<file path="design/flow/run.sh">
#!/bin/bash
# the make line also repeats each setting of config.mk as NAME=value (left out here)
make -C /OpenROAD-flow-scripts/flow DESIGN_CONFIG=/design/flow/config.mk WORK_HOME=/design/flow/orfs CLKGATE_MAP_FILE= finish
</file>
<file path="design/flow/config.mk">
export PLATFORM = sky130hd
export DESIGN_NAME = ddr2_test
export DESIGN_NICKNAME = ddr2_test
export VERILOG_FILES = /design/flow/design.v
export SDC_FILE = /design/flow/constraint.sdc
export NUM_CORES = 4
export LEC_CHECK = 0
export CAP_MARGIN = 20
export CORE_MARGIN = 2
export CORE_UTILIZATION = 72
export CTS_CLUSTER_DIAMETER = 397
export CTS_CLUSTER_SIZE = 31
export PLACE_DENSITY_LB_ADDON = 0.01
export SLEW_MARGIN = 20
</file>
<file path="design/flow/design.v">
`timescale 1ns/1ps
module ddr2_test
	(
	input  wire          clk,
	input  wire          reset,
	input  wire          writes_en,
	input  wire          reads_en,
	input  wire          calib_done, 
	output reg           ib_re,
	input  wire [31:0]   ib_data,
	input  wire [7:0]    ib_count,  
	input  wire          ib_valid,
	input  wire          ib_empty,
	output reg           ob_we,
	output reg  [31:0]   ob_data,
	input  wire [9:0]    ob_count,
	output reg           p0_rd_en_o, 
	input  wire          p0_rd_empty,
	input  wire [31:0]   p0_rd_data,
	input  wire          p0_cmd_full,
	output reg           p0_cmd_en,
	output reg  [2:0]    p0_cmd_instr,
	output reg  [29:0]   p0_cmd_byte_addr,
	output wire [5:0]    p0_cmd_bl_o, 
	input  wire          p0_wr_full,
	output reg           p0_wr_en,
	output reg  [31:0]   p0_wr_data,
	output wire [3:0]    p0_wr_mask,
	output reg [26:0]		MEMORY_COUNT  
	);
localparam FIFO_SIZE      = 1024;
localparam BURST_LEN      = 10;   
wire        rd_fifo_afull;
reg  [29:0] cmd_byte_addr_wr, cmd_byte_addr_rd;
reg  [5:0]  burst_cnt;
reg         write_mode;
reg         read_mode;
reg         reset_d;
assign p0_cmd_bl_o = BURST_LEN - 1;
assign p0_wr_mask = 4'b0000;
always @(posedge clk) write_mode <= writes_en;
always @(posedge clk) read_mode <= reads_en;
always @(posedge clk) reset_d <= reset;
integer state;
localparam s_idle  = 0,
           s_write1 = 10,
           s_write2 = 11,
           s_write3 = 12,
           s_read1 = 20,
           s_read2 = 21,
           s_read3 = 22,
           s_read4 = 23,
			  s_writecmd0 = 30,
			  s_writecmd1 = 31,
			  s_readcmd0 = 40,
			  s_readcmd1 = 41;
always @(posedge clk) begin
	if (reset_d) begin
		state           	<= s_idle;
		burst_cnt       	<= BURST_LEN;
		cmd_byte_addr_wr  <= 0;
		cmd_byte_addr_rd  <= 0;
		p0_cmd_instr 		<= 3'b0;
		p0_cmd_byte_addr 	<= 30'b0;
		MEMORY_COUNT		<= 0;
		p0_cmd_instr 	<= 3'd0;
		p0_cmd_en 		<= 1'b0;
		p0_wr_en 		<= 1'b0;
		p0_rd_en_o 		<= 1'b0;
		ib_re 			<= 1'b0;
		ob_we 			<= 1'b0;
	end else begin
		case (state)
			s_idle: begin
				p0_cmd_en 	<= 1'b0;  
				p0_wr_en 	<= 1'b0;	
				p0_rd_en_o 	<= 1'b0;
				ib_re 		<= 1'b0;
				ob_we 		<= 1'b0;
				burst_cnt <= BURST_LEN;
				if ((p0_cmd_full == 1'b0) && (p0_cmd_en == 1'b0) && calib_done==1 && write_mode==1 && (ib_count >= BURST_LEN) && (MEMORY_COUNT<(27'd0-4*BURST_LEN))) begin
					state <= s_write1;
				end else if ((p0_cmd_full == 1'b0) && (p0_cmd_en == 1'b0) && calib_done==1 && read_mode==1 && (ob_count<(FIFO_SIZE-1-4*BURST_LEN) ) && (MEMORY_COUNT>4*BURST_LEN)) begin
					state <= s_readcmd0;
				end
			end
			s_write1: begin
				p0_wr_en <= 1'b0;					  
				ib_re <= 1'b1;
				state <= s_write2;
			end
			s_write2: begin
				ib_re <= 1'b0;
				if(ib_valid==1) begin
					p0_wr_data <= ib_data;
					burst_cnt <= burst_cnt - 1;
					state <= s_write3;
				end
			end
			s_write3: begin
				if (p0_wr_full == 1'b0) begin
					p0_wr_en   <= 1'b1;
					if (burst_cnt == 6'd0) begin
						state <= s_writecmd0;
						MEMORY_COUNT	  <= MEMORY_COUNT+4*BURST_LEN;
					end else begin
						state 			  <= s_write1;
					end
				end
			end
			s_writecmd0: begin
				p0_wr_en    	  <= 1'b0;
				p0_cmd_byte_addr <= cmd_byte_addr_wr;
				cmd_byte_addr_wr <= cmd_byte_addr_wr + 4*BURST_LEN;  
				p0_cmd_instr     <= 3'b000;
				state 			  <= s_writecmd1;
			end
			s_writecmd1: begin
				p0_cmd_en <= 1'b1;				 
				state <= s_idle;					 
			end
			s_readcmd0: begin
				p0_cmd_instr <= 3'b001;						 	 
				p0_cmd_byte_addr <= cmd_byte_addr_rd; 	 
				state <= s_readcmd1;	
			end
			s_readcmd1: begin
				p0_cmd_en <= 1'b1;					 
				state <= s_read1;	
			end
			s_read1: begin
				p0_cmd_en <= 1'b0;				  
				if (p0_rd_empty==0) begin 		  
					p0_rd_en_o  <= 1'b1;			  
					state <= s_read2;
				end
			end
			s_read2: begin
				ob_data <= p0_rd_data;		 
				p0_rd_en_o  <= 1'b0;					 	 
				state <= s_read3;
			end
			s_read3: begin
				ob_we 		  <= 1'b1;		 
				burst_cnt <= burst_cnt - 1;		 
				state <= s_read4;
			end
			s_read4: begin
				ob_we <= 1'b0;								 
				if ((burst_cnt == 6'd0)) begin 	 
					MEMORY_COUNT <= MEMORY_COUNT - 4*BURST_LEN; 			 
					cmd_byte_addr_rd	<= cmd_byte_addr_rd + 4*BURST_LEN;  
					state <= s_idle;
				end else begin
					state <= s_read1;
				end
			end
		endcase
	end
end
endmodule
</file>
<file path="design/flow/constraint.sdc">
create_clock -name core_clock -period 1.46 [get_ports {clk}]
set_input_delay 0.2920 -clock core_clock [delete_from_list [all_inputs] [get_ports {clk}]]
set_output_delay 0.2920 -clock core_clock [all_outputs]
set_load 0.01 [all_outputs]
</file>
==> Slide: Implementation Results, run 1 <==
Physical Implementation Snapshot

Logic synthesis
  • Commonest cells in the netlist: nor2_1, dfxtp_1, edfxtp_1
  • Yosys Chip Area: 8300 um^2
  • Cell type with the largest total area: dfxtp_1
  • Dominant flop cell: dfxtp_1
  • Library cells used by synthesis: 56
  • Cells after synthesis: 827
  • Async SR Flop Fraction: 0%
  • Flops out of synthesis: 196
  • XOR Share, Synth: 6.54%
  • Main logic family: simple AND/OR/NAND/NOR gates
  • Mean area per synthesized cell: 10.0 um^2
  • Mux share: 3.47%
  • Adder Share, Synth: 1.06%
  • Most frequent cell after synthesis: nor2_1
  • Ys Warns: 1
  • Seq/Total Area, Yosys: 55.0%
  • Top cells, area: dfxtp_1, edfxtp_1, nor2_1
  • Area of the mapped netlist: 8300 um^2
  • Ao+oa area frac: 9.17%
  • Number of enable flip-flop cells: 64
  • Yosys simple share: 20.1%
  • Synth top area share: 31.8%
  • Yosys cell count: 827

Die
  • Io pins: 231
  • Chip area: 12400 um^2
  • # rows: 39
  • Die width: 111 um
  • Core Box Area: 11300 um^2
  • Die height: 111 um
  • FP Core Util: 73.3%

Run status
  • Status: did not finish
  • Stop err: [ERROR FLW-0024] Place density exceeds 1.0 (current PLACE_DENSITY_LB_ADDON =  0.01). Please check if the value of  PLACE_DENSITY_LB_ADDON is between 0 and 0.99.
  • Halt Stage: 3_3_place_gp
==> inputs of run 2 (changes only) <==
- CORE_ASPECT_RATIO: not set -> 1.21
- CORE_MARGIN: 2 -> 7
- CORE_UTILIZATION: 72 -> 71
- CTS_CLUSTER_DIAMETER: 397 -> not set
- CTS_CLUSTER_SIZE: 31 -> not set
- GPL_ROUTABILITY_DRIVEN: not set -> 1
- GPL_TIMING_DRIVEN: not set -> 0
- MAX_ROUTING_LAYER: not set -> met5
- MIN_ROUTING_LAYER: not set -> met1
- PLACE_DENSITY_LB_ADDON: 0.01 -> 0.07
- SLEW_MARGIN: 20 -> 35
- TNS_END_PERCENT: not set -> 25
- clock period: 1.46 -> 2.39 ns (I/O delays scaled with it)
==> run 2 against run 1 <==
Compared with the run above: the flow again stops in 3_3_place_gp; die size grew 20%; synthesized cell count unchanged; synthesized area unchanged.
==> Slide: Implementation Results, run 2 <==
Physical Implementation Snapshot

Die
  • Die height: 133 um (was 111 um)
  • FP Core Util: 72.8% (was 73.3%)
  • Core Box Area: 11400 um^2 (was 11300 um^2)
  • Io pins: 231 (unchanged)
  • Chip area: 14900 um^2 (was 12400 um^2)
  • Die width: 112 um (was 111 um)
  • # rows: 43 (was 39)

Logic synthesis
  • Mean area per synthesized cell: 10.0 um^2 (unchanged)
  • XOR Share, Synth: 6.54% (unchanged)
  • Main logic family: simple AND/OR/NAND/NOR gates (unchanged)
  • Top cells, area: dfxtp_1, edfxtp_1, nor2_1 (unchanged)
  • Most frequent cell after synthesis: nor2_1 (unchanged)
  • Dominant flop cell: dfxtp_1 (unchanged)
  • Number of enable flip-flop cells: 64 (unchanged)
  • Flops out of synthesis: 196 (unchanged)
  • Seq/Total Area, Yosys: 55.0% (unchanged)
  • Area of the mapped netlist: 8300 um^2 (unchanged)
  • Mux share: 3.47% (unchanged)
  • Cell type with the largest total area: dfxtp_1 (unchanged)
  • Commonest cells in the netlist: nor2_1, dfxtp_1, edfxtp_1 (unchanged)
  • Adder Share, Synth: 1.06% (unchanged)
  • Cells after synthesis: 827 (unchanged)
  • Library cells used by synthesis: 56 (unchanged)
  • Yosys simple share: 20.1% (unchanged)
  • Async SR Flop Fraction: 0% (unchanged)
  • Yosys Chip Area: 8300 um^2 (unchanged)
  • Synth top area share: 31.8% (unchanged)
  • Ao+oa area frac: 9.17% (unchanged)
  • Yosys cell count: 827 (unchanged)
  • Ys Warns: 1 (unchanged)

Run status
  • Stop err: [ERROR FLW-0024] Place density exceeds 1.0 (current PLACE_DENSITY_LB_ADDON =  0.07). Please check if the value of  PLACE_DENSITY_LB_ADDON is between 0 and 0.99. (was [ERROR FLW-0024] Place density exceeds 1.0 (current PLACE_DENSITY_LB_ADDON =  0.01). Please check if the value of  PLACE_DENSITY_LB_ADDON is between 0 and 0.99.)
  • Status: did not finish (unchanged)
  • Halt Stage: 3_3_place_gp (unchanged)
==> inputs of run 3 (changes only) <==
- CORE_ASPECT_RATIO: 1.21 -> not set
- CORE_MARGIN: 7 -> 2
- CORE_UTILIZATION: 71 -> 58
- CTS_CLUSTER_SIZE: not set -> 37
- GPL_ROUTABILITY_DRIVEN: 1 -> not set
- GPL_TIMING_DRIVEN: 0 -> not set
- MAX_ROUTING_LAYER: met5 -> not set
- MIN_ROUTING_LAYER: met1 -> not set
- PLACE_DENSITY: not set -> 0.6
- PLACE_DENSITY_LB_ADDON: 0.07 -> not set
- SLEW_MARGIN: 35 -> 20
- TNS_END_PERCENT: 25 -> 5
- clock period: 2.39 -> 1.37 ns (I/O delays scaled with it)
==> run 3 against run 2 <==
Compared with the run above: now fails the layout checks on negative setup slack; synthesized area is the same; synthesized cell count is the same; die size grew 2.4%.
==> Slide: Implementation Results, run 3 <==
Flow Results at a Glance

Clock tree
  • CTS tree: built
  • Latency at later pin: 470 ps
  • Root Driver: clkbuf_16
  • CTS Hold Buffers Added: 0
  • CTS H-tree depth: 4
  • CTS buffer count: 17
  • CTS clk-pin slew, worst paths: 80 ps
  • Worst-case clock buffer depth: 2
  • Clock sinks: 196

Global routing
  • GRT Util Overall: 47.0%
  • Number of antenna violations at the first check in global routing: 3
  • Largest net degree at the start of global routing: 80
  • Vias in the first global route: 9199
  • Grt total ovfl: 0
  • First-pass GRT wire length: 52.9 mm

Final timing
  • Max-slew violation count: 0
  • Final hold violations: 0
  • Slew HR: 32.6%
  • Min Hold Slack: 266 ps
  • Worst slew pin tran: 1000 ps
  • Setup Skew: 17.3 ps
  • Post-route minimum period: 2170 ps
  • Final Cycle Share: 159%
  • Fin worst setup slack: -805 ps
  • Setup Viol. Count Final: 138
  • F_max: 0.460 GHz
  • RSZ-0062 raised after global routing: true

Critical path
  • CP Class: register to register
  • Critical Path End Type: register
  • Reg2reg setup slack: -800 ps
  • Reg2Reg Depth: 7
  • Critical Path RT: 1720 ps
  • Setup crit end: state[0]
  • Reg-to-reg critical path endpoint: state[0]
  • R2r startpoint: MEMORY_COUNT[23]
  • Type of origin of the critical path: register
  • Crit path launch: MEMORY_COUNT[23]
  • Worst path max stage delay: 410 ps
  • CP bufs+invs: 2
  • Crit path max-delay cell type: nor4_4
  • CP arrival: 2520 ps
  • Largest delay share family, worst path: simple AND/OR/NAND/NOR gates
  • Worst path cell trace: buf_4 > nor4_1 > nand2_1 > nor4_4 > buf_4 > nor2_1 > o311ai_1
  • Worst path depth: 7
  • Worst Path Max Fanout: 4
  • Cell repeated most along the worst path: buf_4

Power and ir drop
  • Int Power: 8.93 mW
  • Reg power frac: 50.9%
  • Top Consumer: sequential cells
  • Max rail drop VDD: 0.847 mV
  • Switching Fraction: 24.2%
  • P_clk: 5.26 mW
  • Clk network pwr share: 44.7%
  • Seq group: 5.99 mW
  • Pleak: 5.11 nW
  • Logic gate share of total power: 4.5%
  • Power Density: 894 nW/um^2
  • Sw Pwr: 2.84 mW
  • Comb group: 525 uW

Die
  • Core Box Area: 13900 um^2 (was 11400 um^2)
  • Io pins: 231 (unchanged)
  • Die width: 124 um (was 112 um)
  • Die height: 124 um (was 133 um)
  • FP Core Util: 59.6% (was 72.8%)
  • # rows: 43 (unchanged)
  • Chip area: 15300 um^2 (was 14900 um^2)

Min path
  • HP Start: reset
  • Min-Delay Path Class: input port to register
  • Hold depth: 1
  • Worst hold endpoint: reset_d

Logic synthesis
  • Number of enable flip-flop cells: 64 (unchanged)
  • Async SR Flop Fraction: 0% (unchanged)
  • Top cells, area: dfxtp_1, edfxtp_1, nor2_1 (unchanged)
  • Mean area per synthesized cell: 10.0 um^2 (unchanged)
  • Mux share: 3.47% (unchanged)
  • Yosys simple share: 20.1% (unchanged)
  • Yosys cell count: 827 (unchanged)
  • XOR Share, Synth: 6.54% (unchanged)
  • Area of the mapped netlist: 8300 um^2 (unchanged)
  • Synth top area share: 31.8% (unchanged)
  • Flops out of synthesis: 196 (unchanged)
  • Yosys Chip Area: 8300 um^2 (unchanged)
  • Seq/Total Area, Yosys: 55.0% (unchanged)
  • Library cells used by synthesis: 56 (unchanged)
  • Cells after synthesis: 827 (unchanged)
  • Most frequent cell after synthesis: nor2_1 (unchanged)
  • Ao+oa area frac: 9.17% (unchanged)
  • Main logic family: simple AND/OR/NAND/NOR gates (unchanged)
  • Cell type with the largest total area: dfxtp_1 (unchanged)
  • Commonest cells in the netlist: nor2_1, dfxtp_1, edfxtp_1 (unchanged)
  • Dominant flop cell: dfxtp_1 (unchanged)
  • Ys Warns: 1 (unchanged)
  • Adder Share, Synth: 1.06% (unchanged)

Run
  • Max-Cap Viols: 0
  • Stage-log warning count: 37

Routing
  • DRC errors left: 0
  • Drt wl/cell: 31.2 um
  • Post-route ant nets: 0
  • Routed vias/inst: 7.23
  • Vias: 10000
  • DR iter-0 viols: 1682
  • First-pass DRT Iterations: 12
  • Final wirelength: 43.3 mm

Place
  • Port bufs: 210
  • Dpl cell area: 11900 um^2
  • Gpl congestion: 0.945
  • Dpl cells: 1343
  • Setup Slack @ Placement: -730 ps
  • HPWL after DPL: 18.1 mm

Run status
  • Status: finished with violations (was did not finish)
  • Layout Check Fails: negative setup slack

Final layout
  • P&R area growth vs syn: 58.6%
  • Final net count: 1291
  • Post-Layout Cell Count: 1389
  • Design area: 13200 um^2
## run 3: final cells by class
| type | count | area, um^2 |
|---|---|---|
| Inverter | 19 | 71.3 |
| Fill cell | 380 | 771 |
| Tap cell | 180 | 225 |
| Timing Repair Buffer | 391 | 3290 |
| Clock inverter | 10 | 81.3 |
| Clock buffer | 22 | 508 |
| Sequential cell | 196 | 4660 |
| Multi-Input combinational cell | 567 | 4320 |
| Antenna cell | 4 | 10.0 |
## run 3: timing repair
action / CTS / global route
gates cloned: 1 / 0
pin swaps: 22 / 19
resized: 403 / 149
setup buffers: 5 / 5
setup endpoints to repair: 222 / 175
## run 3: per-stage QoR
stage | TNS, ps | total power, mW | utilization (%)
after global placement | -32170 | 6.56 | 85.2
final | -39780 | 11.8 | 94.5
after global routing | -42260 | 11.9 | 94.4
after detailed placement | -37560 | 6.58 | 85.2
after CTS | -20620 | 11.5 | 93.0
after floorplan | -25640 | 6.31 | -
## run 3: per-layer routing
metal	up-vias	wire (um)	track usage [%]
li1	3623	-	-
met1	4528	12700	50.1
met2	1341	18600	76.5
met3	544	6820	14.8
met4	0	5210	38.1
met5	-	0	0
==> inputs of run 4 (changes only) <==
- CORE_UTILIZATION: 58 -> 40
- CTS_CLUSTER_SIZE: 37 -> not set
- SETUP_SLACK_MARGIN: not set -> -0.08
- TNS_END_PERCENT: 5 -> not set
- clock period: 1.37 -> 2.43 ns (I/O delays scaled with it)
==> run 4 against run 3 <==
Compared with the run above: setup slack better by 1100 ps; hold slack improved by 220 ps; now clean on timing, DRC and antenna; non-clock buffer count decreased by 157; sequential share of layout area grew 5.0 points; die size rose by 43%; wire length fell by 52%; clock-buffer cell count fell by 4; final cell count fell by 5.2%; fmax shrank 0.24%; synthesized cell count unchanged; combinational power shrank 56%; sequential power decreased by 43%.
==> Slide: Implementation Results, run 4 <==
Flow Results at a Glance

Place
  • Port bufs: 210 (unchanged)
  • Dpl cell area: 10700 um^2 (was 11900 um^2)
  • HPWL after DPL: 15.2 mm (was 18.1 mm)
  • Dpl cells: 1285 (was 1343)
  • Setup Slack @ Placement: 41.3 ps (was -730 ps)
  • Gpl congestion: 0.823 (was 0.945)

Final timing
  • Min Hold Slack: 484 ps (was 266 ps)
  • Slew HR: 60.5% (was 32.6%)
  • Final Cycle Share: 89.7% (was 159%)
  • RSZ-0062 raised after global routing: false (was true)
  • F_max: 0.459 GHz (was 0.460 GHz)
  • Setup Viol. Count Final: 0 (was 138)
  • Max-slew violation count: 0 (unchanged)
  • Setup tns final: 0 ps (was -39780 ps)
  • Final hold violations: 0 (unchanged)
  • Worst slew pin tran: 593 ps (was 1000 ps)
  • Setup Skew: 7.74 ps (was 17.3 ps)
  • Post-route minimum period: 2180 ps (was 2170 ps)
  • Fin worst setup slack: 250 ps (was -805 ps)

Clock tree
  • Worst-case clock buffer depth: 2 (unchanged)
  • CTS clk-pin slew, worst paths: 70 ps (was 80 ps)
  • CTS H-tree depth: 4 (unchanged)
  • Clock sinks: 196 (unchanged)
  • # resized after CTS: 0 (was 403)
  • CTS tree: built (unchanged)
  • Latency at later pin: 430 ps (was 470 ps)
  • CTS Hold Buffers Added: 0 (unchanged)
  • Post-CTS Setup Inserts: 0 (was 5)
  • Root Driver: clkbuf_16 (unchanged)
  • CTS buffer count: 17 (unchanged)

Power and ir drop
  • Pleak: 3.81 nW (was 5.11 nW)
  • Int Power: 5.06 mW (was 8.93 mW)
  • Sw Pwr: 1.36 mW (was 2.84 mW)
  • P_clk: 2.79 mW (was 5.26 mW)
  • Max rail drop VDD: 0.487 mV (was 0.847 mV)
  • Reg power frac: 52.9% (was 50.9%)
  • Comb group: 230 uW (was 525 uW)
  • Switching Fraction: 21.1% (was 24.2%)
  • Seq group: 3.40 mW (was 5.99 mW)
  • Clk network pwr share: 43.5% (was 44.7%)
  • Top Consumer: sequential cells (unchanged)
  • Final Total Pwr: 6.42 mW (was 11.8 mW)
  • Logic gate share of total power: 3.6% (was 4.5%)
  • Power Density: 568 nW/um^2 (was 894 nW/um^2)

Global routing
  • First-pass GRT wire length: 33.4 mm (was 52.9 mm)
  • Grt total ovfl: 0 (unchanged)
  • GRT Util Overall: 19.3% (was 47.0%)
  • Vias in the first global route: 6099 (was 9199)
  • Largest net degree at the start of global routing: 62 (was 80)
  • Number of antenna violations at the first check in global routing: 0 (was 3)

Die
  • FP Core Util: 40.9% (was 59.6%)
  • Io pins: 231 (unchanged)
  • Core Box Area: 20300 um^2 (was 13900 um^2)
  • Die height: 148 um (was 124 um)
  • Chip area: 21900 um^2 (was 15300 um^2)
  • # rows: 52 (was 43)
  • Die width: 148 um (was 124 um)

Routing
  • Final wirelength: 21.0 mm (was 43.3 mm)
  • Routed vias/inst: 4.95 (was 7.23)
  • Vias: 6519 (was 10000)
  • Post-route ant nets: 0 (unchanged)
  • DRC errors left: 0 (unchanged)
  • DR iter-0 viols: 469 (was 1682)
  • Drt wl/cell: 15.9 um (was 31.2 um)
  • Antenna Cells: 0 (was 4)
  • First-pass DRT Iterations: 4 (was 12)

Logic synthesis
  • Area of the mapped netlist: 8300 um^2 (unchanged)
  • XOR Share, Synth: 6.54% (unchanged)
  • Dominant flop cell: dfxtp_1 (unchanged)
  • Ys Warns: 1 (unchanged)
  • Yosys Chip Area: 8300 um^2 (unchanged)
  • Top cells, area: dfxtp_1, edfxtp_1, nor2_1 (unchanged)
  • Mean area per synthesized cell: 10.0 um^2 (unchanged)
  • Mux share: 3.47% (unchanged)
  • Yosys cell count: 827 (unchanged)
  • Flops out of synthesis: 196 (unchanged)
  • Cells after synthesis: 827 (unchanged)
  • Main logic family: simple AND/OR/NAND/NOR gates (unchanged)
  • Seq/Total Area, Yosys: 55.0% (unchanged)
  • Synth top area share: 31.8% (unchanged)
  • Async SR Flop Fraction: 0% (unchanged)
  • Cell type with the largest total area: dfxtp_1 (unchanged)
  • Number of enable flip-flop cells: 64 (unchanged)
  • Most frequent cell after synthesis: nor2_1 (unchanged)
  • Yosys simple share: 20.1% (unchanged)
  • Library cells used by synthesis: 56 (unchanged)
  • Commonest cells in the netlist: nor2_1, dfxtp_1, edfxtp_1 (unchanged)
  • Adder Share, Synth: 1.06% (unchanged)
  • Ao+oa area frac: 9.17% (unchanged)

Critical path
  • Critical Path End Type: register (unchanged)
  • Crit path launch: MEMORY_COUNT[9] (was MEMORY_COUNT[23])
  • Reg2reg setup slack: 250 ps (was -800 ps)
  • CP arrival: 2500 ps (was 2520 ps)
  • Critical Path RT: 2750 ps (was 1720 ps)
  • Worst path depth: 5 (was 7)
  • Largest delay share family, worst path: AND-OR/OR-AND gates (was simple AND/OR/NAND/NOR gates)
  • Worst Path Max Fanout: 8 (was 4)
  • Crit path max-delay cell type: dfxtp_1 (was nor4_4)
  • Type of origin of the critical path: register (unchanged)
  • R2r startpoint: MEMORY_COUNT[9] (was MEMORY_COUNT[23])
  • CP bufs+invs: 0 (was 2)
  • Setup crit end: MEMORY_COUNT[26] (was state[0])
  • Reg-to-reg critical path endpoint: MEMORY_COUNT[26] (was state[0])
  • CP Class: register to register (unchanged)
  • Worst path cell trace: nand4_1 > nor4_1 > o2111ai_1 > a211oi_1 > mux2_2 (was buf_4 > nor4_1 > nand2_1 > nor4_4 > buf_4 > nor2_1 > o311ai_1)
  • Worst path max stage delay: 470 ps (was 410 ps)
  • Reg2Reg Depth: 5 (was 7)

Final layout
  • Final Core Density: 55.7% (was 94.5%)
  • P&R area growth vs syn: 36.2% (was 58.6%)
  • Design area: 11300 um^2 (was 13200 um^2)
  • Post-Layout Cell Count: 1317 (was 1389)
  • Final net count: 1133 (was 1291)

Min path
  • Min-Delay Path Class: register to register (was input port to register)
  • Worst hold endpoint: state[5] (was reset_d)
  • HP Start: state[8] (was reset)
  • Hold depth: 1 (unchanged)

Run status
  • Status: finished clean (was finished with violations)

Run
  • Stage-log warning count: 31 (was 37)
  • Max-Cap Viols: 0 (unchanged)
-- run 4: metal layers --
layer  share of wire, %  global-route usage (%)  routed length, um
met3                6.1                    4.63               1270
met4                1.4                    5.29                295
met2                 45                    30.3               9450
met5                  0                       0                  0
met1                 47                    26.9               9950
-- run 4: layout make-up --
| cell class | instances | area, um^2 |
|---|---|---|
| Tap cell | 270 | 338 |
| Timing Repair Buffer | 234 | 2320 |
| Inverter | 19 | 71.3 |
| Clock buffer | 18 | 429 |
| Multi-Input combinational cell | 566 | 3430 |
| Sequential cell | 196 | 4570 |
| Fill cell | 1830 | 8990 |
| Clock inverter | 14 | 153 |
==> inputs of run 5 (changes only) <==
- ABC_AREA: not set -> 0
- CAP_MARGIN: 20 -> 35
- CELL_PAD_IN_SITES_DETAIL_PLACEMENT: not set -> 2
- CORE_ASPECT_RATIO: not set -> 1.12
- CORE_MARGIN: 2 -> 7
- CORE_UTILIZATION: 40 -> 53
- CTS_CLUSTER_DIAMETER: not set -> 273
- CTS_CLUSTER_SIZE: not set -> 35
- GPL_TIMING_DRIVEN: not set -> 0
- HOLD_SLACK_MARGIN: not set -> -0.06
- MAX_ROUTING_LAYER: not set -> met4
- PLACE_DENSITY: 0.6 -> not set
- SETUP_SLACK_MARGIN: -0.08 -> 0.43
- TNS_END_PERCENT: not set -> 80
- clock period: 2.43 -> 3.82 ns (I/O delays scaled with it)
==> run 5 against run 4 <==
Compared with the run above: synthesized cell count unchanged; the run now fails in 3_5_place_dp; synthesized area is the same; die size shrank 12%.
==> Slide: Implementation Results, run 5 <==
Physical Implementation Snapshot

Run status
  • Status: did not finish (was finished clean)
  • Halt Stage: 3_5_place_dp
  • Stop err: [ERROR DPL-0033] detailed placement checks failed during check placement.

Logic synthesis
  • Commonest cells in the netlist: nor2_1, dfxtp_1, edfxtp_1 (unchanged)
  • Yosys cell count: 827 (unchanged)
  • Library cells used by synthesis: 56 (unchanged)
  • Number of enable flip-flop cells: 64 (unchanged)
  • Cells after synthesis: 827 (unchanged)
  • Yosys simple share: 20.1% (unchanged)
  • Most frequent cell after synthesis: nor2_1 (unchanged)
  • Async SR Flop Fraction: 0% (unchanged)
  • Area of the mapped netlist: 8300 um^2 (unchanged)
  • Mux share: 3.47% (unchanged)
  • Top cells, area: dfxtp_1, edfxtp_1, nor2_1 (unchanged)
  • Adder Share, Synth: 1.06% (unchanged)
  • Seq/Total Area, Yosys: 55.0% (unchanged)
  • Cell type with the largest total area: dfxtp_1 (unchanged)
  • Ao+oa area frac: 9.17% (unchanged)
  • Main logic family: simple AND/OR/NAND/NOR gates (unchanged)
  • Ys Warns: 1 (unchanged)
  • Yosys Chip Area: 8300 um^2 (unchanged)
  • Mean area per synthesized cell: 10.0 um^2 (unchanged)
  • Synth top area share: 31.8% (unchanged)
  • Flops out of synthesis: 196 (unchanged)
  • Dominant flop cell: dfxtp_1 (unchanged)
  • XOR Share, Synth: 6.54% (unchanged)

Die
  • # rows: 48 (was 52)
  • Io pins: 231 (unchanged)
  • FP Core Util: 54.0% (was 40.9%)
  • Die width: 132 um (was 148 um)
  • Core Box Area: 15400 um^2 (was 20300 um^2)
  • Chip area: 19400 um^2 (was 21900 um^2)
  • Die height: 146 um (was 148 um)

Place
  • Gpl congestion: 0.882 (was 0.823)
  • Port bufs: 210 (unchanged)
-- run 5: metrics by stage --
stage | setup slack (ps) | hold WS [ps] | cell area, um^2 | power, mW | std cells
3_3_place_gp | 253 | 467 | 10700 | 2.37 | 1253
2_1_floorplan | 1220 | 433 | 8360 | 2.26 | 843
==> inputs of run 6 (changes only) <==
- ABC_AREA: 0 -> not set
- CAP_MARGIN: 35 -> 20
- CELL_PAD_IN_SITES_DETAIL_PLACEMENT: 2 -> 0
- CELL_PAD_IN_SITES_GLOBAL_PLACEMENT: not set -> 3
- CORE_ASPECT_RATIO: 1.12 -> 0.64
- CORE_MARGIN: 7 -> 3
- CORE_UTILIZATION: 53 -> 59
- CTS_CLUSTER_DIAMETER: 273 -> not set
- CTS_CLUSTER_SIZE: 35 -> 44
- GPL_ROUTABILITY_DRIVEN: not set -> 1
- GPL_TIMING_DRIVEN: 0 -> not set
- HOLD_SLACK_MARGIN: -0.06 -> not set
- MAX_ROUTING_LAYER: met4 -> not set
- MIN_ROUTING_LAYER: not set -> met2
- PLACE_DENSITY_LB_ADDON: not set -> 0.18
- SETUP_SLACK_MARGIN: 0.43 -> not set
- TNS_END_PERCENT: 80 -> 40
- clock period: 3.82 -> 4.31 ns (I/O delays scaled with it)
==> run 6 against run 5 <==
Compared with the run above: the flow stops in 3_1_place_gp_skip_io; synthesized cell count stayed put; die size decreased by 20%; synthesized area stayed put.
==> Slide: Implementation Results, run 6 <==
Physical Implementation Snapshot

Run status
  • Status: did not finish (unchanged)
  • Halt Stage: 3_1_place_gp_skip_io (was 3_5_place_dp)
  • Stop err: [ERROR FLW-0024] Place density exceeds 1.0 (current PLACE_DENSITY_LB_ADDON =  0.18). Please check if the value of  PLACE_DENSITY_LB_ADDON is between 0 and 0.99. (was [ERROR DPL-0033] detailed placement checks failed during check placement.)

Die
  • Die height: 101 um (was 146 um)
  • # rows: 33 (was 48)
  • Core Box Area: 13300 um^2 (was 15400 um^2)
  • Die width: 154 um (was 132 um)
  • FP Core Util: 62.6% (was 54.0%)
  • Chip area: 15600 um^2 (was 19400 um^2)

Logic synthesis
  • Async SR Flop Fraction: 0% (unchanged)
  • Dominant flop cell: dfxtp_1 (unchanged)
  • Cell type with the largest total area: dfxtp_1 (unchanged)
  • Yosys simple share: 20.1% (unchanged)
  • Mean area per synthesized cell: 10.0 um^2 (unchanged)
  • Main logic family: simple AND/OR/NAND/NOR gates (unchanged)
  • Yosys cell count: 827 (unchanged)
  • Seq/Total Area, Yosys: 55.0% (unchanged)
  • Mux share: 3.47% (unchanged)
  • Cells after synthesis: 827 (unchanged)
  • Ao+oa area frac: 9.17% (unchanged)
  • Area of the mapped netlist: 8300 um^2 (unchanged)
  • Flops out of synthesis: 196 (unchanged)
  • Synth top area share: 31.8% (unchanged)
  • Commonest cells in the netlist: nor2_1, dfxtp_1, edfxtp_1 (unchanged)
  • Ys Warns: 1 (unchanged)
  • XOR Share, Synth: 6.54% (unchanged)
  • Adder Share, Synth: 1.06% (unchanged)
  • Library cells used by synthesis: 56 (unchanged)
  • Most frequent cell after synthesis: nor2_1 (unchanged)
  • Top cells, area: dfxtp_1, edfxtp_1, nor2_1 (unchanged)
  • Number of enable flip-flop cells: 64 (unchanged)
  • Yosys Chip Area: 8300 um^2 (unchanged)
==> inputs of run 7 (changes only) <==
- CAP_MARGIN: 20 -> 30
- CELL_PAD_IN_SITES_DETAIL_PLACEMENT: 0 -> 2
- CELL_PAD_IN_SITES_GLOBAL_PLACEMENT: 3 -> not set
- CORE_ASPECT_RATIO: 0.64 -> not set
- CORE_UTILIZATION: 59 -> 44
- CTS_CLUSTER_SIZE: 44 -> 70
- GPL_ROUTABILITY_DRIVEN: 1 -> not set
- MIN_ROUTING_LAYER: met2 -> not set
- PLACE_DENSITY_LB_ADDON: 0.18 -> not set
- TNS_END_PERCENT: 40 -> not set
- clock period: 4.31 -> 3.4 ns (I/O delays scaled with it)
==> run 7 against run 6 <==
Compared with the run above: the flow stops in 4_1_cts; synthesized area is the same; die size grew 32%; synthesized cell count is the same.
==> Slide: Implementation Results, run 7 <==
Physical Implementation Snapshot

Run status
  • Status: did not finish (unchanged)
  • Halt Stage: 4_1_cts (was 3_1_place_gp_skip_io)
  • Stop err: [ERROR DPL-0033] detailed placement checks failed during check placement. (was [ERROR FLW-0024] Place density exceeds 1.0 (current PLACE_DENSITY_LB_ADDON =  0.18). Please check if the value of  PLACE_DENSITY_LB_ADDON is between 0 and 0.99.)

Die
  • Io pins: 231
  • Core Box Area: 18300 um^2 (was 13300 um^2)
  • Die width: 143 um (was 154 um)
  • Chip area: 20500 um^2 (was 15600 um^2)
  • Die height: 143 um (was 101 um)
  • FP Core Util: 45.4% (was 62.6%)
  • # rows: 49 (was 33)

Logic synthesis
  • Seq/Total Area, Yosys: 55.0% (unchanged)
  • Ao+oa area frac: 9.17% (unchanged)
  • XOR Share, Synth: 6.54% (unchanged)
  • Yosys simple share: 20.1% (unchanged)
  • Dominant flop cell: dfxtp_1 (unchanged)
  • Ys Warns: 1 (unchanged)
  • Most frequent cell after synthesis: nor2_1 (unchanged)
  • Cells after synthesis: 827 (unchanged)
  • Main logic family: simple AND/OR/NAND/NOR gates (unchanged)
  • Mux share: 3.47% (unchanged)
  • Flops out of synthesis: 196 (unchanged)
  • Yosys Chip Area: 8300 um^2 (unchanged)
  • Cell type with the largest total area: dfxtp_1 (unchanged)
  • Adder Share, Synth: 1.06% (unchanged)
  • Async SR Flop Fraction: 0% (unchanged)
  • Number of enable flip-flop cells: 64 (unchanged)
  • Synth top area share: 31.8% (unchanged)
  • Commonest cells in the netlist: nor2_1, dfxtp_1, edfxtp_1 (unchanged)
  • Mean area per synthesized cell: 10.0 um^2 (unchanged)
  • Area of the mapped netlist: 8300 um^2 (unchanged)
  • Library cells used by synthesis: 56 (unchanged)
  • Yosys cell count: 827 (unchanged)
  • Top cells, area: dfxtp_1, edfxtp_1, nor2_1 (unchanged)

Place
  • Port bufs: 210
  • HPWL after DPL: 24.9 mm
  • Gpl congestion: 0.813
  • Dpl cell area: 10500 um^2
-- run 7: per-stage QoR --
stage | util [%] | setup slack, ps | total power [mW] | instances | hold WS [ps]
after floorplan | - | 795 | 2.54 | 843 | 433
after global placement | 57.6 | 817 | 2.64 | 1229 | 463
after detailed placement | 57.6 | 689 | 2.65 | 1229 | 516
==> inputs of run 8 (changes only) <==
- ABC_AREA: not set -> 1
- CAP_MARGIN: 30 -> 20
- CELL_PAD_IN_SITES_DETAIL_PLACEMENT: 2 -> not set
- CORE_MARGIN: 3 -> 2
- CORE_UTILIZATION: 44 -> 72
- CTS_CLUSTER_DIAMETER: not set -> 160
- CTS_CLUSTER_SIZE: 70 -> 100
- PLACE_DENSITY: not set -> 0.6
- SETUP_SLACK_MARGIN: not set -> 0.54
- TNS_END_PERCENT: not set -> 5
- clock period: 3.4 -> 2.44 ns (I/O delays scaled with it)
==> run 8 against run 7 <==
Compared with the run above: the run fails in 5_1_grt; synthesized area grew 5.2%; synthesized cell count grew 29%; die size is 37% lower.
==> Slide: Implementation Results, run 8 <==
Physical Implementation Snapshot

Place
  • Gpl congestion: 0.941 (was 0.813)
  • Port bufs: 210 (unchanged)
  • HPWL after DPL: 20.5 mm (was 24.9 mm)

Logic synthesis
  • Commonest cells in the netlist: nand2_1, nor2_1, dfxtp_1 (was nor2_1, dfxtp_1, edfxtp_1)
  • XOR Share, Synth: 0.602% (was 6.54%)
  • Number of enable flip-flop cells: 64 (unchanged)
  • Cell type with the largest total area: dfxtp_1 (unchanged)
  • Synth top area share: 30.3% (was 31.8%)
  • Mux share: 0% (was 3.47%)
  • Top cells, area: dfxtp_1, edfxtp_1, nand2_1 (was dfxtp_1, edfxtp_1, nor2_1)
  • Flops out of synthesis: 196 (unchanged)
  • Ao+oa area frac: 11.0% (was 9.17%)
  • Yosys Chip Area: 8730 um^2 (was 8300 um^2)
  • Ys Warns: 1 (unchanged)
  • Library cells used by synthesis: 46 (was 56)
  • Dominant flop cell: dfxtp_1 (unchanged)
  • Yosys simple share: 26.9% (was 20.1%)
  • Area of the mapped netlist: 8730 um^2 (was 8300 um^2)
  • Mean area per synthesized cell: 8.20 um^2 (was 10.0 um^2)
  • Main logic family: simple AND/OR/NAND/NOR gates (unchanged)
  • Seq/Total Area, Yosys: 52.3% (was 55.0%)
  • Yosys cell count: 1064 (was 827)
  • Cells after synthesis: 1064 (was 827)
  • Adder Share, Synth: 1.00% (was 1.06%)
  • Most frequent cell after synthesis: nand2_1 (was nor2_1)
  • Async SR Flop Fraction: 0% (unchanged)

Clock tree
  • Worst-case clock buffer depth: 2
  • CTS H-tree depth: 4
  • Clock sinks: 196
  • CTS buffer count: 17
  • Root Driver: clkbuf_16

Die
  • Chip area: 13000 um^2 (was 20500 um^2)
  • Die width: 114 um (was 143 um)
  • Io pins: 231 (unchanged)
  • Die height: 114 um (was 143 um)
  • Core Box Area: 11900 um^2 (was 18300 um^2)
  • FP Core Util: 73.3% (was 45.4%)
  • # rows: 40 (was 49)

Run status
  • Stop err: [ERROR GRT-0116] Global routing finished with congestion. Check the congestion regions in the DRC Viewer. (was [ERROR DPL-0033] detailed placement checks failed during check placement.)
  • Status: did not finish (unchanged)
  • Halt Stage: 5_1_grt (was 4_1_cts)

Global routing
  • Grt total ovfl: 122
  • GRT Util Overall: 79.1%
==> run 8: stage by stage <==
step                      util [%]  setup slack, ps  power (mW)  instance area, um^2  cells
after floorplan                  -              437        3.55                 8790   1080
after global placement        91.5              224        3.69                10900   1401
after detailed placement      91.5             8.37        3.70                10900   1401
after CTS                     97.0              455        6.40                11600   1439
==> run 8: per-layer routing <==
metal | GRT overflow | GRT usage, %
met1 | 1 | 79.3
met3 | 2 | 56.6
met4 | 47 | 88.4
met5 | 0 | 2.35
met2 | 72 | 99.0
==> run 8: repair_timing <==
item	in CTS
resized	28
setup buffers	6
hold endpoints to repair	0
endpoints found under the setup margin	62
pin swaps	2
hold buffers	0
==> inputs of run 9 (changes only) <==
- ABC_AREA: 1 -> not set
- CAP_MARGIN: 20 -> 0
- CTS_CLUSTER_DIAMETER: 160 -> not set
- CTS_CLUSTER_SIZE: 100 -> 32
- PLACE_DENSITY: 0.6 -> 0.66
- SETUP_SLACK_MARGIN: 0.54 -> -0.14
- TNS_END_PERCENT: 5 -> not set
- clock period: 2.44 -> 2.05 ns (I/O delays scaled with it)
==> run 9 against run 8 <==
Compared with the run above: the run fails in 4_1_cts; synthesized area down 4.9%; synthesized cell count down 22%; die size down 4.8%.
==> Slide: Implementation Results, run 9 <==
Physical Implementation Snapshot

Logic synthesis
  • Ys Warns: 1 (unchanged)
  • Library cells used by synthesis: 56 (was 46)
  • Adder Share, Synth: 1.06% (was 1.00%)
  • XOR Share, Synth: 6.54% (was 0.602%)
  • Mux share: 3.47% (was 0%)
  • Synth top area share: 31.8% (was 30.3%)
  • Flops out of synthesis: 196 (unchanged)
  • Mean area per synthesized cell: 10.0 um^2 (was 8.20 um^2)
  • Most frequent cell after synthesis: nor2_1 (was nand2_1)
  • Cell type with the largest total area: dfxtp_1 (unchanged)
  • Yosys Chip Area: 8300 um^2 (was 8730 um^2)
  • Ao+oa area frac: 9.17% (was 11.0%)
  • Yosys cell count: 827 (was 1064)
  • Yosys simple share: 20.1% (was 26.9%)
  • Async SR Flop Fraction: 0% (unchanged)
  • Cells after synthesis: 827 (was 1064)
  • Dominant flop cell: dfxtp_1 (unchanged)
  • Number of enable flip-flop cells: 64 (unchanged)
  • Area of the mapped netlist: 8300 um^2 (was 8730 um^2)
  • Commonest cells in the netlist: nor2_1, dfxtp_1, edfxtp_1 (was nand2_1, nor2_1, dfxtp_1)
  • Top cells, area: dfxtp_1, edfxtp_1, nor2_1 (was dfxtp_1, edfxtp_1, nand2_1)
  • Main logic family: simple AND/OR/NAND/NOR gates (unchanged)
  • Seq/Total Area, Yosys: 55.0% (was 52.3%)

Run status
  • Halt Stage: 4_1_cts (was 5_1_grt)
  • Status: did not finish (unchanged)
  • Stop err: [ERROR DPL-0038] Utilization greater than 100%, impossible to legalize (was [ERROR GRT-0116] Global routing finished with congestion. Check the congestion regions in the DRC Viewer.)

Die
  • Core Box Area: 11300 um^2 (was 11900 um^2)
  • FP Core Util: 73.3% (about the same)
  • Die height: 111 um (was 114 um)
  • # rows: 39 (was 40)
  • Io pins: 231 (unchanged)
  • Die width: 111 um (was 114 um)
  • Chip area: 12400 um^2 (was 13000 um^2)

Place
  • Port bufs: 210 (unchanged)
  • HPWL after DPL: 18.8 mm (was 20.5 mm)
  • Gpl congestion: 0.898 (was 0.941)
  • Setup Slack @ Placement: -165 ps (was 8.37 ps)
  • Dpl cell area: 10700 um^2 (was 10900 um^2)
  • Dpl cells: 1174 (was 1401)
==> inputs of run 10 (changes only) <==
- CAP_MARGIN: 0 -> 20
- CELL_PAD_IN_SITES_GLOBAL_PLACEMENT: not set -> 0
- CORE_ASPECT_RATIO: not set -> 0.5
- CORE_MARGIN: 2 -> 3
- CORE_UTILIZATION: 72 -> 40
- CTS_CLUSTER_DIAMETER: not set -> 340
- CTS_CLUSTER_SIZE: 32 -> 71
- GPL_TIMING_DRIVEN: not set -> 0
- PLACE_DENSITY: 0.66 -> 0.35
- SETUP_SLACK_MARGIN: -0.14 -> -0.22
- TNS_END_PERCENT: not set -> 100
- clock period: 2.05 -> 3.0 ns (I/O delays scaled with it)
==> run 10 against run 9 <==
Compared with the run above: the run now finishes clean; synthesized area is the same; die size grew 82%; synthesized cell count unchanged.
==> Slide: Implementation Results, run 10 <==
Flow Results at a Glance

Routing
  • Routed vias/inst: 5.18
  • Antenna Cells: 0
  • Post-route ant nets: 0
  • Drt wl/cell: 18.3 um
  • Final wirelength: 24.8 mm
  • First-pass DRT Iterations: 5
  • DR iter-0 viols: 363
  • DRC errors left: 0
  • Vias: 7014

Logic synthesis
  • Yosys Chip Area: 8300 um^2 (unchanged)
  • XOR Share, Synth: 6.54% (unchanged)
  • Top cells, area: dfxtp_1, edfxtp_1, nor2_1 (unchanged)
  • Ao+oa area frac: 9.17% (unchanged)
  • Most frequent cell after synthesis: nor2_1 (unchanged)
  • Async SR Flop Fraction: 0% (unchanged)
  • Yosys cell count: 827 (unchanged)
  • Number of enable flip-flop cells: 64 (unchanged)
  • Yosys simple share: 20.1% (unchanged)
  • Cell type with the largest total area: dfxtp_1 (unchanged)
  • Mean area per synthesized cell: 10.0 um^2 (unchanged)
  • Cells after synthesis: 827 (unchanged)
  • Ys Warns: 1 (unchanged)
  • Dominant flop cell: dfxtp_1 (unchanged)
  • Library cells used by synthesis: 56 (unchanged)
  • Seq/Total Area, Yosys: 55.0% (unchanged)
  • Main logic family: simple AND/OR/NAND/NOR gates (unchanged)
  • Area of the mapped netlist: 8300 um^2 (unchanged)
  • Mux share: 3.47% (unchanged)
  • Flops out of synthesis: 196 (unchanged)
  • Commonest cells in the netlist: nor2_1, dfxtp_1, edfxtp_1 (unchanged)
  • Synth top area share: 31.8% (unchanged)
  • Adder Share, Synth: 1.06% (unchanged)

Final timing
  • Min Hold Slack: 470 ps
  • Setup Viol. Count Final: 0
  • RSZ-0062 raised after global routing: false
  • Final Cycle Share: 84.2%
  • Post-route minimum period: 2530 ps
  • Setup tns final: 0 ps
  • Max-slew violation count: 0
  • F_max: 0.396 GHz
  • Worst slew pin tran: 728 ps
  • Final hold violations: 0
  • Setup Skew: 10.3 ps
  • Slew HR: 51.4%

Min path
  • Min-Delay Path Class: register to register
  • HP Start: state[11]
  • Hold depth: 2
  • Worst hold endpoint: state[0]

Critical path
  • CP arrival: 2850 ps
  • R2r startpoint: MEMORY_COUNT[6]
  • Type of origin of the critical path: register
  • Crit path launch: MEMORY_COUNT[6]
  • Worst path cell trace: clkbuf_1 > nand4_1 > nor4_1 > o2111ai_1 > a211oi_1 > mux2_2
  • CP bufs+invs: 1
  • Critical Path End Type: register
  • CP Class: register to register
  • Setup crit end: MEMORY_COUNT[26]
  • Crit path max-delay cell type: nor4_1
  • Worst path max stage delay: 480 ps
  • Worst path depth: 6
  • Reg2reg setup slack: 470 ps
  • Reg2Reg Depth: 6
  • Reg-to-reg critical path endpoint: MEMORY_COUNT[26]
  • Critical Path RT: 3320 ps
  • Worst Path Max Fanout: 10
  • Largest delay share family, worst path: AND-OR/OR-AND gates

Power and ir drop
  • Pleak: 3.90 nW
  • Switching Fraction: 20.8%
  • P_clk: 2.35 mW
  • Seq group: 2.74 mW
  • Reg power frac: 51.6%
  • Logic gate share of total power: 4.1%
  • Power Density: 464 nW/um^2
  • Clk network pwr share: 44.3%
  • Top Consumer: sequential cells
  • Comb group: 218 uW
  • Max rail drop VDD: 0.349 mV
  • Sw Pwr: 1.10 mW
  • Int Power: 4.21 mW

Final layout
  • Final net count: 1173
  • Register Area: 4560 um^2
  • Design area: 11500 um^2
  • MI comb area: 3430 um^2
  • Layout fillers: 1789
  • P&R area growth vs syn: 38.1%

Clock tree
  • Latency at later pin: 440 ps
  • CTS clk-pin slew, worst paths: 70 ps
  • # resized after CTS: 0
  • CTS tree: built
  • Post-CTS Setup Inserts: 0
  • CTS buffer count: 17
  • CTS Hold Buffers Added: 0
  • Worst-case clock buffer depth: 2
  • Root Driver: clkbuf_16
  • Clock sinks: 196
  • CTS H-tree depth: 4

Place
  • HPWL after DPL: 18.8 mm (about the same)
  • Dpl cell area: 10900 um^2 (was 10700 um^2)
  • Gpl congestion: 0.826 (was 0.898)
  • Port bufs: 210 (unchanged)

Die
  • Die width: 210 um (was 111 um)
  • Chip area: 22600 um^2 (was 12400 um^2)
  • Io pins: 231 (unchanged)
  • FP Core Util: 41.7% (was 73.3%)
  • # rows: 36 (was 39)
  • Core Box Area: 19900 um^2 (was 11300 um^2)
  • Die height: 108 um (was 111 um)

Run
  • Max-Cap Viols: 0
  • Stage-log warning count: 33

Global routing
  • Vias in the first global route: 6588
  • First-pass GRT wire length: 37.9 mm
  • Largest net degree at the start of global routing: 33
  • GRT Util Overall: 21.9%
  • Grt total ovfl: 0
  • Number of antenna violations at the first check in global routing: 0

Run status
  • Status: finished clean (was did not finish)
run 10: metal layers:
| metal | wire length [um] | up-vias | global-route usage [%] |
|---|---|---|---|
| met1 | 11200 | 3386 | 28.7 |
| li1 | - | 3395 | - |
| met5 | 0 | - | 0 |
| met4 | 330 | 0 | 6.01 |
| met3 | 1650 | 20 | 6.90 |
| met2 | 11600 | 213 | 35.3 |
run 10: area by class of cell:
cell class,instances,share of cell area (%)
tap,266,2.90
multi-input combinational,566,29.9
clock inverter,13,1.26
clock buffer,19,4.05
sequential,196,39.8
inverter,19,0.622
buffer,62,2.66
timing repair buffer,212,18.8
run 10: stage by stage:
| step | std cells | power [mW] | setup WS [ps] | utilization, % |
|---|---|---|---|---|
| 5_1_grt | 1353 | 5.51 | 289 | 57.6 |
| 4_1_cts | 1353 | 5.37 | 507 | 57.6 |
| 3_3_place_gp | 1319 | 3.02 | -518 | 54.2 |
| 3_5_place_dp | 1321 | 3.02 | 351 | 54.5 |
| 2_1_floorplan | 843 | 2.88 | 395 | - |
| 6_report | 1353 | 5.32 | 474 | 57.6 |
==> inputs of run 11 (changes only) <==
- ABC_AREA: not set -> 1
- CELL_PAD_IN_SITES_GLOBAL_PLACEMENT: 0 -> not set
- CORE_ASPECT_RATIO: 0.5 -> not set
- CORE_MARGIN: 3 -> 2
- CORE_UTILIZATION: 40 -> 60
- CTS_CLUSTER_DIAMETER: 340 -> not set
- CTS_CLUSTER_SIZE: 71 -> 98
- GPL_TIMING_DRIVEN: 0 -> not set
- PLACE_DENSITY: 0.35 -> 0.6
- SETUP_SLACK_MARGIN: -0.22 -> not set
- TNS_END_PERCENT: 100 -> not set
- clock period: 3.0 -> 1.41 ns (I/O delays scaled with it)
==> run 11 against run 10 <==
Compared with the run above: now fails the layout checks on negative setup slack; critical endpoint is now cmd_byte_addr_rd[23]; via count increased by 58%; register-to-register slack worse by 1200 ps; clock-buffer cell count up 3; final area up 18%; hold slack worse by 170 ps; wire length grew 72%; first-iteration DRC count went up to 6.9 times the previous value; synthesized cell count grew 29%; largest power group unchanged.
==> Slide: Implementation Results, run 11 <==
Flow Results at a Glance

Power and ir drop
  • Seq group: 5.80 mW (was 2.74 mW)
  • Logic gate share of total power: 4.9% (was 4.1%)
  • Comb group: 556 uW (was 218 uW)
  • Pleak: 5.67 nW (was 3.90 nW)
  • Sw Pwr: 2.53 mW (was 1.10 mW)
  • Int Power: 8.89 mW (was 4.21 mW)
  • Max rail drop VDD: 1.06 mV (was 0.349 mV)
  • Reg power frac: 50.8% (was 51.6%)
  • P_clk: 5.07 mW (was 2.35 mW)
  • Top Consumer: sequential cells (unchanged)
  • Clk network pwr share: 44.4% (was 44.3%)
  • Final Total Pwr: 11.4 mW (was 5.32 mW)
  • Power Density: 845 nW/um^2 (was 464 nW/um^2)
  • Switching Fraction: 22.1% (was 20.8%)

Run status
  • Layout Check Fails: negative setup slack
  • Status: finished with violations (was finished clean)

Final timing
  • F_max: 0.458 GHz (was 0.396 GHz)
  • Final hold violations: 0 (unchanged)
  • Worst slew pin tran: 967 ps (was 728 ps)
  • Max-slew violation count: 0 (unchanged)
  • Post-route minimum period: 2180 ps (was 2530 ps)
  • Setup Skew: 13.1 ps (was 10.3 ps)
  • RSZ-0062 raised after global routing: true (was false)
  • Fin worst setup slack: -773 ps (was 474 ps)
  • Setup Viol. Count Final: 104 (was 0)
  • Final Cycle Share: 155% (was 84.2%)
  • Slew HR: 35.1% (was 51.4%)

Logic synthesis
  • Most frequent cell after synthesis: nand2_1 (was nor2_1)
  • Cell type with the largest total area: dfxtp_1 (unchanged)
  • Yosys Chip Area: 8730 um^2 (was 8300 um^2)
  • Library cells used by synthesis: 46 (was 56)
  • Adder Share, Synth: 1.00% (was 1.06%)
  • Ao+oa area frac: 11.0% (was 9.17%)
  • Mean area per synthesized cell: 8.20 um^2 (was 10.0 um^2)
  • Ys Warns: 1 (unchanged)
  • Cells after synthesis: 1064 (was 827)
  • Top cells, area: dfxtp_1, edfxtp_1, nand2_1 (was dfxtp_1, edfxtp_1, nor2_1)
  • Number of enable flip-flop cells: 64 (unchanged)
  • Area of the mapped netlist: 8730 um^2 (was 8300 um^2)
  • Seq/Total Area, Yosys: 52.3% (was 55.0%)
  • XOR Share, Synth: 0.602% (was 6.54%)
  • Flops out of synthesis: 196 (unchanged)
  • Yosys cell count: 1064 (was 827)
  • Dominant flop cell: dfxtp_1 (unchanged)
  • Mux share: 0% (was 3.47%)
  • Synth top area share: 30.3% (was 31.8%)
  • Main logic family: simple AND/OR/NAND/NOR gates (unchanged)
  • Async SR Flop Fraction: 0% (unchanged)
  • Commonest cells in the netlist: nand2_1, nor2_1, dfxtp_1 (was nor2_1, dfxtp_1, edfxtp_1)
  • Yosys simple share: 26.9% (was 20.1%)

Min path
  • Min-Delay Path Class: input port to register (was register to register)
  • Worst hold endpoint: reset_d (was state[0])
  • HP Start: reset (was state[11])
  • Hold depth: 1 (was 2)

Die
  • Chip area: 15500 um^2 (was 22600 um^2)
  • Die width: 125 um (was 210 um)
  • FP Core Util: 60.8% (was 41.7%)
  • Die height: 125 um (was 108 um)
  • Io pins: 231 (unchanged)
  • Core Box Area: 14400 um^2 (was 19900 um^2)
  • # rows: 44 (was 36)

Run
  • Stage-log warning count: 36 (was 33)
  • Max-Cap Viols: 0 (unchanged)

Global routing
  • Vias in the first global route: 9656 (was 6588)
  • Grt total ovfl: 0 (unchanged)
  • Largest net degree at the start of global routing: 38 (was 33)
  • GRT Util Overall: 39.5% (was 21.9%)
  • Number of antenna violations at the first check in global routing: 5 (was 0)
  • First-pass GRT wire length: 48.9 mm (was 37.9 mm)

Final layout
  • P&R area growth vs syn: 54.9% (was 38.1%)
  • Post-Layout Cell Count: 1611 (was 1353)
  • Final net count: 1511 (was 1173)
  • Final Core Density: 94.1% (was 57.6%)
  • Design area: 13500 um^2 (was 11500 um^2)
  • Layout fillers: 448 (was 1789)

Critical path
  • Reg2Reg Depth: 8 (was 6)
  • Reg2reg setup slack: -770 ps (was 470 ps)
  • Worst Path Max Fanout: 2 (was 10)
  • Crit path max-delay cell type: dfxtp_1 (was nor4_1)
  • CP Class: register to register (unchanged)
  • R2r startpoint: cmd_byte_addr_rd[11] (was MEMORY_COUNT[6])
  • CP arrival: 2520 ps (was 2850 ps)
  • CP bufs+invs: 1 (unchanged)
  • Worst path max stage delay: 440 ps (was 480 ps)
  • Cell repeated most along the worst path: nor2_1
  • Setup crit end: cmd_byte_addr_rd[23] (was MEMORY_COUNT[26])
  • Critical Path End Type: register (unchanged)
  • Critical Path RT: 1740 ps (was 3320 ps)
  • Worst path depth: 8 (was 6)
  • Crit path launch: cmd_byte_addr_rd[11] (was MEMORY_COUNT[6])
  • Largest delay share family, worst path: simple AND/OR/NAND/NOR gates (was AND-OR/OR-AND gates)
  • Worst path cell trace: nand2_1 > nor2_1 > nand2_1 > buf_4 > nor2_1 > nand4_1 > xor2_1 > nor2_1 (was clkbuf_1 > nand4_1 > nor4_1 > o2111ai_1 > a211oi_1 > mux2_2)
  • Type of origin of the critical path: register (unchanged)
  • Reg-to-reg critical path endpoint: cmd_byte_addr_rd[23] (was MEMORY_COUNT[26])

Routing
  • DR iter-0 viols: 2519 (was 363)
  • Vias: 11100 (was 7014)
  • Drt wl/cell: 26.4 um (was 18.3 um)
  • Routed vias/inst: 6.88 (was 5.18)
  • DRC errors left: 0 (unchanged)
  • Post-route ant nets: 0 (unchanged)
  • Final wirelength: 42.5 mm (was 24.8 mm)
  • First-pass DRT Iterations: 12 (was 5)

Clock tree
  • Latency at later pin: 460 ps (was 440 ps)
  • CTS Hold Buffers Added: 0 (unchanged)
  • CTS tree: built (unchanged)
  • Root Driver: clkbuf_16 (unchanged)
  • CTS buffer count: 17 (unchanged)
  • CTS clk-pin slew, worst paths: 70 ps (about the same)
  • Worst-case clock buffer depth: 2 (unchanged)
  • CTS H-tree depth: 4 (unchanged)
  • Clock sinks: 196 (unchanged)

Place
  • Setup Slack @ Placement: -525 ps (was 351 ps)
  • Dpl cell area: 12000 um^2 (was 10900 um^2)
  • Dpl cells: 1551 (was 1321)
  • Gpl congestion: 0.945 (was 0.826)
  • Port bufs: 210 (unchanged)
  • HPWL after DPL: 18.6 mm (was 18.8 mm)
run 11: cell type report:
| cell class | instances | area [um^2] | area share [%] |
|---|---|---|---|
| Clock buffer | 22 | 485 | 3.59 |
| Antenna cell | 3 | 7.51 | 0.0555 |
| Clock inverter | 9 | 103 | 0.759 |
| Tap cell | 184 | 230 | 1.70 |
| Sequential cell | 196 | 4670 | 34.5 |
| Inverter | 108 | 428 | 3.16 |
| Timing Repair Buffer | 362 | 3330 | 24.6 |
| Multi-Input combinational cell | 727 | 4270 | 31.6 |
run 11: metrics by stage:
| stage | TNS, ps | hold slack, ps |
|---|---|---|
| after floorplan | -5370 | 310 |
| after global placement | -16810 | 437 |
| after detailed placement | -19910 | 446 |
| after CTS | -5950 | 284 |
| after global routing | -27270 | 304 |
| final | -21860 | 301 |
run 11: per-layer routing:
metal | vias up | share of wire [%] | track usage (%)
met1 | 4912 | 29 | 42.6
met3 | 594 | 15 | 10.1
met5 | - | 0.13 | 0
met2 | 1351 | 44 | 69.0
li1 | 4223 | - | -
met4 | 4 | 12 | 25.0
run 11: repair_timing:
action | CTS | global route
pin swaps | 38 | 55
gates resized | 277 | 171
cloned | 0 | 0
buffers inserted | 17 | 13
endpoints found under the setup margin | 182 | 118
==> inputs of run 12 (changes only) <==
- ABC_AREA: 1 -> not set
- CORE_UTILIZATION: 60 -> 66
- CTS_CLUSTER_SIZE: 98 -> not set
- PLACE_DENSITY: 0.6 -> not set
- clock period: 1.41 -> 1.5 ns (I/O delays scaled with it)
==> run 12 against run 11 <==
Compared with the run above: the run now fails in 3_5_place_dp; die size shrank 13%; synthesized area shrank 4.9%; synthesized cell count shrank 22%.
==> Slide: Implementation Results, run 12 <==
Physical Implementation Snapshot

Logic synthesis
  • Mux share: 3.47% (was 0%)
  • Yosys Chip Area: 8300 um^2 (was 8730 um^2)
  • Ao+oa area frac: 9.17% (was 11.0%)
  • Yosys cell count: 827 (was 1064)
  • Cell type with the largest total area: dfxtp_1 (unchanged)
  • Flops out of synthesis: 196 (unchanged)
  • Synth top area share: 31.8% (was 30.3%)
  • Mean area per synthesized cell: 10.0 um^2 (was 8.20 um^2)
  • Ys Warns: 1 (unchanged)
  • Area of the mapped netlist: 8300 um^2 (was 8730 um^2)
  • Number of enable flip-flop cells: 64 (unchanged)
  • Most frequent cell after synthesis: nor2_1 (was nand2_1)
  • Top cells, area: dfxtp_1, edfxtp_1, nor2_1 (was dfxtp_1, edfxtp_1, nand2_1)
  • Async SR Flop Fraction: 0% (unchanged)
  • Adder Share, Synth: 1.06% (was 1.00%)
  • Yosys simple share: 20.1% (was 26.9%)
  • Dominant flop cell: dfxtp_1 (unchanged)
  • Seq/Total Area, Yosys: 55.0% (was 52.3%)
  • Main logic family: simple AND/OR/NAND/NOR gates (unchanged)
  • XOR Share, Synth: 6.54% (was 0.602%)
  • Library cells used by synthesis: 56 (was 46)
  • Cells after synthesis: 827 (was 1064)
  • Commonest cells in the netlist: nor2_1, dfxtp_1, edfxtp_1 (was nand2_1, nor2_1, dfxtp_1)

Run status
  • Halt Stage: 3_5_place_dp
  • Stop err: Error: detail_place.tcl, 38 bad optional access
  • Status: did not finish (was finished with violations)

Die
  • Die height: 116 um (was 125 um)
  • FP Core Util: 68.2% (was 60.8%)
  • Core Box Area: 12200 um^2 (was 14400 um^2)
  • Chip area: 13500 um^2 (was 15500 um^2)
  • Io pins: 231 (unchanged)
  • Die width: 116 um (was 125 um)
  • # rows: 40 (was 44)

Place
  • Port bufs: 210 (unchanged)
  • Gpl congestion: 0.906 (was 0.945)
==> run 12: metrics by stage <==
step | TNS, ps | setup slack, ps
after floorplan | -6780 | -289
after global placement | -11840 | -471
==> inputs of run 13 (changes only) <==
- CAP_MARGIN: 20 -> 0
- CORE_UTILIZATION: 66 -> 71
- CTS_CLUSTER_DIAMETER: not set -> 330
- CTS_CLUSTER_SIZE: not set -> 36
- PLACE_DENSITY: not set -> 0.65
- SETUP_SLACK_MARGIN: not set -> -0.05
- clock period: 1.5 -> 1.99 ns (I/O delays scaled with it)
==> run 13 against run 12 <==
Compared with the run above: the flow stops in 4_1_cts; synthesized cell count is the same; synthesized area is the same; die size shrank 6.8%.
==> Slide: Implementation Results, run 13 <==
Physical Implementation Snapshot

Die
  • Core Box Area: 11400 um^2 (was 12200 um^2)
  • # rows: 39 (was 40)
  • Die height: 112 um (was 116 um)
  • Chip area: 12600 um^2 (was 13500 um^2)
  • FP Core Util: 72.7% (was 68.2%)
  • Die width: 112 um (was 116 um)
  • Io pins: 231 (unchanged)

Logic synthesis
  • Main logic family: simple AND/OR/NAND/NOR gates (unchanged)
  • Mux share: 3.47% (unchanged)
  • Yosys Chip Area: 8300 um^2 (unchanged)
  • Cells after synthesis: 827 (unchanged)
  • Most frequent cell after synthesis: nor2_1 (unchanged)
  • Ys Warns: 1 (unchanged)
  • Yosys simple share: 20.1% (unchanged)
  • Synth top area share: 31.8% (unchanged)
  • Yosys cell count: 827 (unchanged)
  • Mean area per synthesized cell: 10.0 um^2 (unchanged)
  • Ao+oa area frac: 9.17% (unchanged)
  • Cell type with the largest total area: dfxtp_1 (unchanged)
  • Flops out of synthesis: 196 (unchanged)
  • Async SR Flop Fraction: 0% (unchanged)
  • Library cells used by synthesis: 56 (unchanged)
  • Commonest cells in the netlist: nor2_1, dfxtp_1, edfxtp_1 (unchanged)
  • Seq/Total Area, Yosys: 55.0% (unchanged)
  • Number of enable flip-flop cells: 64 (unchanged)
  • Dominant flop cell: dfxtp_1 (unchanged)
  • Area of the mapped netlist: 8300 um^2 (unchanged)
  • Adder Share, Synth: 1.06% (unchanged)
  • XOR Share, Synth: 6.54% (unchanged)
  • Top cells, area: dfxtp_1, edfxtp_1, nor2_1 (unchanged)

Run status
  • Halt Stage: 4_1_cts (was 3_5_place_dp)
  • Stop err: [ERROR DPL-0038] Utilization greater than 100%, impossible to legalize (was Error: detail_place.tcl, 38 bad optional access)
  • Status: did not finish (unchanged)

Place
  • Port bufs: 210 (unchanged)
  • Dpl cells: 1185
  • Setup Slack @ Placement: -199 ps
  • HPWL after DPL: 19.8 mm
  • Gpl congestion: 0.897 (was 0.906)
run 13: stage by stage:
stage          hold WS [ps]  power, mW  TNS (ps)  utilization [%]  area (um^2)
3_5_place_dp            482       4.52     -1190             94.2        10800
3_3_place_gp            461       4.50      -324             94.2        10800
2_1_floorplan           426       4.34      -244                -         8370
No activity file was given, so power comes from the tool's default toggle rates.
